Setup of run 1:
## pipelined
module pipelined(
    input  wire              clk,
    input  wire              rst,
    input  wire              in_valid,
    output wire              in_ready,
    input  wire signed [15:0] a,
    input  wire signed [15:0] b,
    input  wire signed [15:0] c,
    input  wire signed [15:0] d,
    input  wire signed [15:0] e,
    output reg               out_valid,
    input  wire              out_ready,
    output reg signed [31:0]  y
);
clock: 6.16 ns
lec_check: 0
abc_area: 1
cap_margin: 20
core_margin: 2
core_utilization: 72
cts_cluster_diameter: 205
cts_cluster_size: 25
place_density_lb_addon: 0.26
setup_slack_margin: 0.91
slew_margin: 20
run.sh (not shown) runs the stock make flow with config.mk's settings and CLKGATE_MAP_FILE=.
Run 1: GRT-0116 in global routing (5_1_grt) -> run aborted
Changes in run 2 relative to run 1:
# run 1
export LEC_CHECK = 0
export ABC_AREA = 1
export CAP_MARGIN = 20
export CORE_MARGIN = 2
export CORE_UTILIZATION = 72
export CTS_CLUSTER_DIAMETER = 205
export CTS_CLUSTER_SIZE = 25
export PLACE_DENSITY_LB_ADDON = 0.26
export SETUP_SLACK_MARGIN = 0.91
export SLEW_MARGIN = 20
create_clock -name core_clock -period 6.16 [get_ports {clk}]
# run 2
export LEC_CHECK = 0
export CAP_MARGIN = 20
export CORE_MARGIN = 2
export CORE_UTILIZATION = 27
export SLEW_MARGIN = 20
create_clock -name core_clock -period 7.79 [get_ports {clk}]
## What came out
In summary, run 2 completed successfully, with a layout that passed the timing, design-rule and antenna checks. Diff run 1 -> run 2: number of unique standard cell types used by synthesis increased by 29 relative to the old numbers, synthesized-area fraction occupied by xor and xnor cells increased by 1.2 points relative to the old numbers, post-placement cell count decreased by 12% relative to the old numbers, area inside the core boundary increased by 140% relative to the old numbers. Against run 1, yosys synthesis chip area in run 2 fell by more than 10%. In the metrics for run 1 and run 2, the one carrying the higher synthesized cell count is run 1. Run 2 ended up with a lower area after synthesis than run 1 did. Run 2 vs. run 1: die size went up by 130%. Comparing fraction of the mapped netlist area in compound gates for run 1 and run 2, the smaller number came from run 1.
Modified inputs, run 3 compared to run 2
# run 2
export LEC_CHECK = 0
export CAP_MARGIN = 20
export CORE_MARGIN = 2
export CORE_UTILIZATION = 27
export SLEW_MARGIN = 20
create_clock -name core_clock -period 7.79 [get_ports {clk}]
# run 3
export LEC_CHECK = 0
export CAP_MARGIN = 20
export CORE_MARGIN = 2
export CORE_UTILIZATION = 40
export SETUP_SLACK_MARGIN = 1.77
export SLEW_MARGIN = 20
create_clock -name core_clock -period 7.79 [get_ports {clk}]
[summary]
Run 3 reached the final stage; the timing, design-rule and antenna checks on its layout passed.
Per the comparison of run 3 with run 2, shortest period the worst path allows decreased by 620 ps relative to the old numbers; count of fill cells added during filler insertion decreased by 4,078 relative to the old numbers; core utilization increased by 18 points relative to the old numbers.
From run 2 to run 3 the numbers moved as follows: design area went up by 1800 um2; post-synthesis instance area ~0 delta; proportion of cell area occupied by multi-input gates has remained practically unchanged.
Input-level comparison between run 4 and run 3:
# run 3
export LEC_CHECK = 0
export CAP_MARGIN = 20
export CORE_MARGIN = 2
export CORE_UTILIZATION = 40
export SETUP_SLACK_MARGIN = 1.77
export SLEW_MARGIN = 20
create_clock -name core_clock -period 7.79 [get_ports {clk}]
# run 4
export LEC_CHECK = 0
export CAP_MARGIN = 20
export CORE_MARGIN = 2
export CORE_UTILIZATION = 65
export MAX_ROUTING_LAYER = met4
export SLEW_MARGIN = 20
create_clock -name core_clock -period 5.9 [get_ports {clk}]
[summary]
- Run 4 had finished all stages when the layout checks came back failing, citing setup timing.
- The relative area change from synthesis to final layout in run 4 sits 4.6 points above the value recorded for run 3.
- Number of nets in the finished design on run 4 is up relative to run 3.
- Sum of negative setup slack | run 4 below run 3
- [run 4] final area rose about 4% relative to run 3
- Max number of rows in the core area across run 3 and run 4: run 3
> inputs changed (run 4 -> run 5)
# run 4
export LEC_CHECK = 0
export CAP_MARGIN = 20
export CORE_MARGIN = 2
export CORE_UTILIZATION = 65
export MAX_ROUTING_LAYER = met4
export SLEW_MARGIN = 20
create_clock -name core_clock -period 5.9 [get_ports {clk}]
# run 5
export LEC_CHECK = 0
export CAP_MARGIN = 20
export CORE_MARGIN = 2
export CORE_UTILIZATION = 40
export SLEW_MARGIN = 20
create_clock -name core_clock -period 8.0 [get_ports {clk}]
==> comparison <==
Run 5 reached the final stage; the timing, design-rule and antenna checks on its layout passed.
Looking at standard cell with the maximum stage delay on the critical path, the sky130_fd_sc_hd__clkdlybuf4s50_1 result is from run 5; the sky130_fd_sc_hd__fa_2 one comes from run 4.
Run 5 gives less placed wire-length estimate than run 4 did.
Run 5 vs run 4 — fill cell total of the finished layout rose 200%.
Run 5 against run 4: cell area now smaller, area growth from synthesis to final layout now smaller, overall global routing resource usage now smaller, via count of the routed design now smaller, maximum number of pins on one net before global-route repair now smaller.
Of run 5 and run 4, the run reporting the lower clock buffer count in the final layout was run 4.
Compared with run 4, wire length after detailed routing in run 5 decreased by more than 10%.
--- input diff run 5..run 6 ---
# run 5
export LEC_CHECK = 0
export CAP_MARGIN = 20
export CORE_MARGIN = 2
export CORE_UTILIZATION = 40
export SLEW_MARGIN = 20
create_clock -name core_clock -period 8.0 [get_ports {clk}]
# run 6
export LEC_CHECK = 0
export ABC_AREA = 1
export CAP_MARGIN = 20
export CORE_ASPECT_RATIO = 0.5
export CORE_MARGIN = 2
export CORE_UTILIZATION = 66
export CTS_CLUSTER_DIAMETER = 301
export CTS_CLUSTER_SIZE = 100
export SETUP_SLACK_MARGIN = -0.79
export SLEW_MARGIN = 20
create_clock -name core_clock -period 8.0 [get_ports {clk}]
### Flow results
All of run 6 and run 5 finish clean.
